Setup of v19:
// mac_unit
module mac_unit(input clk,en,clr,
                input [15:0]a,b,
                output [39:0]c);
Size in the first run: about 1600 cells after synthesis, roughly 170 flip-flops, roughly 16000 um2 of cells after synthesis.
==> flow/config.mk <==
export PLATFORM = sky130hd
export DESIGN_NAME = mac_unit
export DESIGN_NICKNAME = mac_unit
export VERILOG_FILES = /design/flow/design.v
export SDC_FILE = /design/flow/constraint.sdc
export NUM_CORES = 4
export LEC_CHECK = 0
export CAP_MARGIN = 5
export CORE_MARGIN = 2
export CORE_UTILIZATION = 65
export CTS_CLUSTER_DIAMETER = 29
export CTS_CLUSTER_SIZE = 86
export SETUP_SLACK_MARGIN = 1.23
export SLEW_MARGIN = 20
==> flow/constraint.sdc <==
create_clock -name core_clock -period 9.96 [get_ports {clk}]
set_input_delay 1.9920 -clock core_clock [delete_from_list [all_inputs] [get_ports {clk}]]
set_output_delay 1.9920 -clock core_clock [all_outputs]
set_load 0.01 [all_outputs]
run.sh (not shown) runs the stock make flow with config.mk's settings and CLKGATE_MAP_FILE=.
The flow completed for v19, but it is not clean: the layout still shows negative setup slack.
What v42 does differently from v19 at the input level:
- SETUP_SLACK_MARGIN no longer set, was 1.23
- CTS_CLUSTER_DIAMETER no longer set, was 29
- CORE_UTILIZATION now 37, was 65
- CAP_MARGIN now 20, was 5
- CTS_CLUSTER_SIZE no longer set, was 86
- the clock period (ns, I/O delays scaled along) now 13.5, was 9.96
The flow did not stop early for v42: all stages ran, and the layout cleared the timing, design-rule and antenna checks.
Going from v19 to v42, synthesized area flat; count of placed standard cells in the final layout, fillers left out now larger.
The inputs of v22 differ from those of v42 as listed below.
- CORE_UTILIZATION now 72, was 37
- the clock period (ns, I/O delays scaled along) now 9.89, was 13.5
Results
Layout checks on v22: not met. Flow itself completed; violations: negative setup slack.
The final reports for v22 and v42 show setup violation total in the final timing report higher in the former.
In the metrics for v42 and v22, the one carrying the higher total via count after detailed routing is v22.
Taking v42 as the reference, in v22 measured slew at the worst slew-check pin went down by 0.064 ns, count of buffering cells on the critical path with inverters included has decreased, die width -about 28%, die area shows a reduction of about 50%, number of standard-cell rows in the floorplan down 22.
Diff v42..v22 | number of max-cap violations | unchanged
Inputs modified between v22 and v33:
- swapping 72 for 40 in CORE_UTILIZATION
- swapping 9.89 for 9.88 in the clock period (ns, I/O delays scaled along)
### Flow results
- The flow completed for v33, but it is not clean: the layout still shows negative setup slack.
- v22: complete, dirty (negative setup slack)
- Higher met3 usage was reported by v22, not v33.
- Looking at critical path launch point, the m1.m2.mu2.m1.clk_b[1]$_DFF_P_ result is from v33; the m1.m2.mu2.m1.clk_b[0]$_DFF_P_ one comes from v22.
- Looking at overall die width across v22 and v33, the one that comes out higher is v33.
- On worst hold slack, v33 tracks v22 almost exactly.
- Compare v22 and v33 | relative max-transition margin higher: v33
- In the flow results for v22 and v33, the combined global-route utilization of all metal layers is larger on v22.
- On number of vias per cell after detailed routing: v33 sits below v22.
- From v22 to v33 the numbers moved as follows: final worst slack now sits higher; met2 usage in global routing lost 35 points.
Modified inputs, v15 compared to v33
- CORE_UTILIZATION now 70, was 40
- SETUP_SLACK_MARGIN now 1.8, previously not set
- ABC_AREA now 1, previously not set
- the clock period (ns, I/O delays scaled along) now 13.9, was 9.88
Results
- v15 ends up with higher number of standard cells in the layout, taps in and fillers out than v33 does.
- Diff v33 and v15: initial standard-cell utilization of the core higher in v15
- Fmax, v33 and v15, lower one = v15.
- Compare v33 and v15 | share of the final layout cell area in multi-input gates lower: v15
- Among v33 and v15, a clean, completed layout was produced by v15 alone.
- v33 finished all stages; layout check result: FAIL, due to negative setup slack.

indigo:
mac_unit again, from the RTL that the note above started with.
Design mac_unit, start of the top module:
module mac_unit(input clk,en,clr,
                input [15:0]a,b,
                output [39:0]c);
==> flow/config.mk <==
export PLATFORM = sky130hd
export DESIGN_NAME = mac_unit
export DESIGN_NICKNAME = mac_unit
export VERILOG_FILES = /design/flow/design.v
export SDC_FILE = /design/flow/constraint.sdc
export NUM_CORES = 4
export LEC_CHECK = 0
export ABC_AREA = 1
export CAP_MARGIN = 40
export CELL_PAD_IN_SITES_DETAIL_PLACEMENT = 0
export CELL_PAD_IN_SITES_GLOBAL_PLACEMENT = 0
export CORE_MARGIN = 2
export CORE_UTILIZATION = 72
export CTS_CLUSTER_DIAMETER = 92
export CTS_CLUSTER_SIZE = 34
export GPL_ROUTABILITY_DRIVEN = 0
export MAX_ROUTING_LAYER = met4
export PLACE_DENSITY_LB_ADDON = 0.01
export SETUP_SLACK_MARGIN = -0.46
export SLEW_MARGIN = 30
==> flow/constraint.sdc <==
create_clock -name core_clock -period 11.3 [get_ports {clk}]
set_input_delay 2.2600 -clock core_clock [delete_from_list [all_inputs] [get_ports {clk}]]
set_output_delay 2.2600 -clock core_clock [all_outputs]
set_load 0.01 [all_outputs]
indigo: complete, dirty (setup timing)
For tundra, these inputs were changed with respect to indigo:
Settings: a change of SETUP_SLACK_MARGIN from -0.46 to 2.39; an added PLACE_DENSITY of 0.63; a change of CAP_MARGIN from 40 to 5; a change of CTS_CLUSTER_DIAMETER from 92 to 77; a deleted PLACE_DENSITY_LB_ADDON that had been 0.01; a change of the clock period (ns, I/O delays scaled along) from 11.3 to 9.27.
Results
Finished, but not clean: tundra, with setup timing.
Register fraction of the total cell area in tundra is 0.72 points lower than in indigo
From indigo to tundra, depth of the critical timing path with buffers and inverters included did not move at all.
Diff indigo..tundra | final-layout clock buffer total | unchanged
Total wire length deteriorates in tundra relative to indigo.
Relative to indigo, the logic area measured on tundra has increased by a few percent.
[inputs] cedar vs tundra
Settings: a deleted PLACE_DENSITY that had been 0.63; a change of CTS_CLUSTER_SIZE from 34 to 82; an added PLACE_DENSITY_LB_ADDON of 0.01; a change of SETUP_SLACK_MARGIN from 2.39 to -0.46; a change of CTS_CLUSTER_DIAMETER from 77 to 84; a change of the clock period (ns, I/O delays scaled along) from 9.27 to 11.3.
Findings:
- The layout from cedar, despite a flow that completed every stage, fails the layout checks, with the failing checks listed as setup timing.
- No crash in tundra: every stage finished, but the layout fails its final checks due to setup timing.
- Re mean instance size in the synthesized netlist: no difference whatsoever between cedar and tundra.
- Going from tundra to cedar, the wire length reported by the detailed router was found to have gone down by 9.4%.
- tundra ended up with a1.acc[38] as its capture point of the critical path; cedar ended up with a1.acc[37].
- Relative to tundra, hold slack has decreased by 8.2 ps in cedar.
- Summary of cedar over tundra: total vias in the final route decreased 4.9%.
--- input diff cedar..harbor ---
Settings: CTS_CLUSTER_SIZE: 82 -> 17; ABC_AREA: 1 -> 0; CTS_CLUSTER_DIAMETER: 84 -> 68; SETUP_SLACK_MARGIN: -0.46 -> 2.05; CELL_PAD_IN_SITES_GLOBAL_PLACEMENT: 0 -> 1; PLACE_DENSITY_LB_ADDON: 0.01 -> unset; SLEW_MARGIN: 30 -> 20; the clock period (ns, I/O delays scaled along): 11.3 -> 6.93.
Notes after the runs:
Comparing cedar and harbor, the higher sequential element share of the synthesized area is on harbor.
harbor: it failed during global placement without I/O (3_1_place_gp_skip_io), and the tool reported GPL-0301.
Diff cedar -> harbor | synthesized cell count | decrease of 686
In the flow results for cedar and harbor, the die outline height is smaller on harbor.
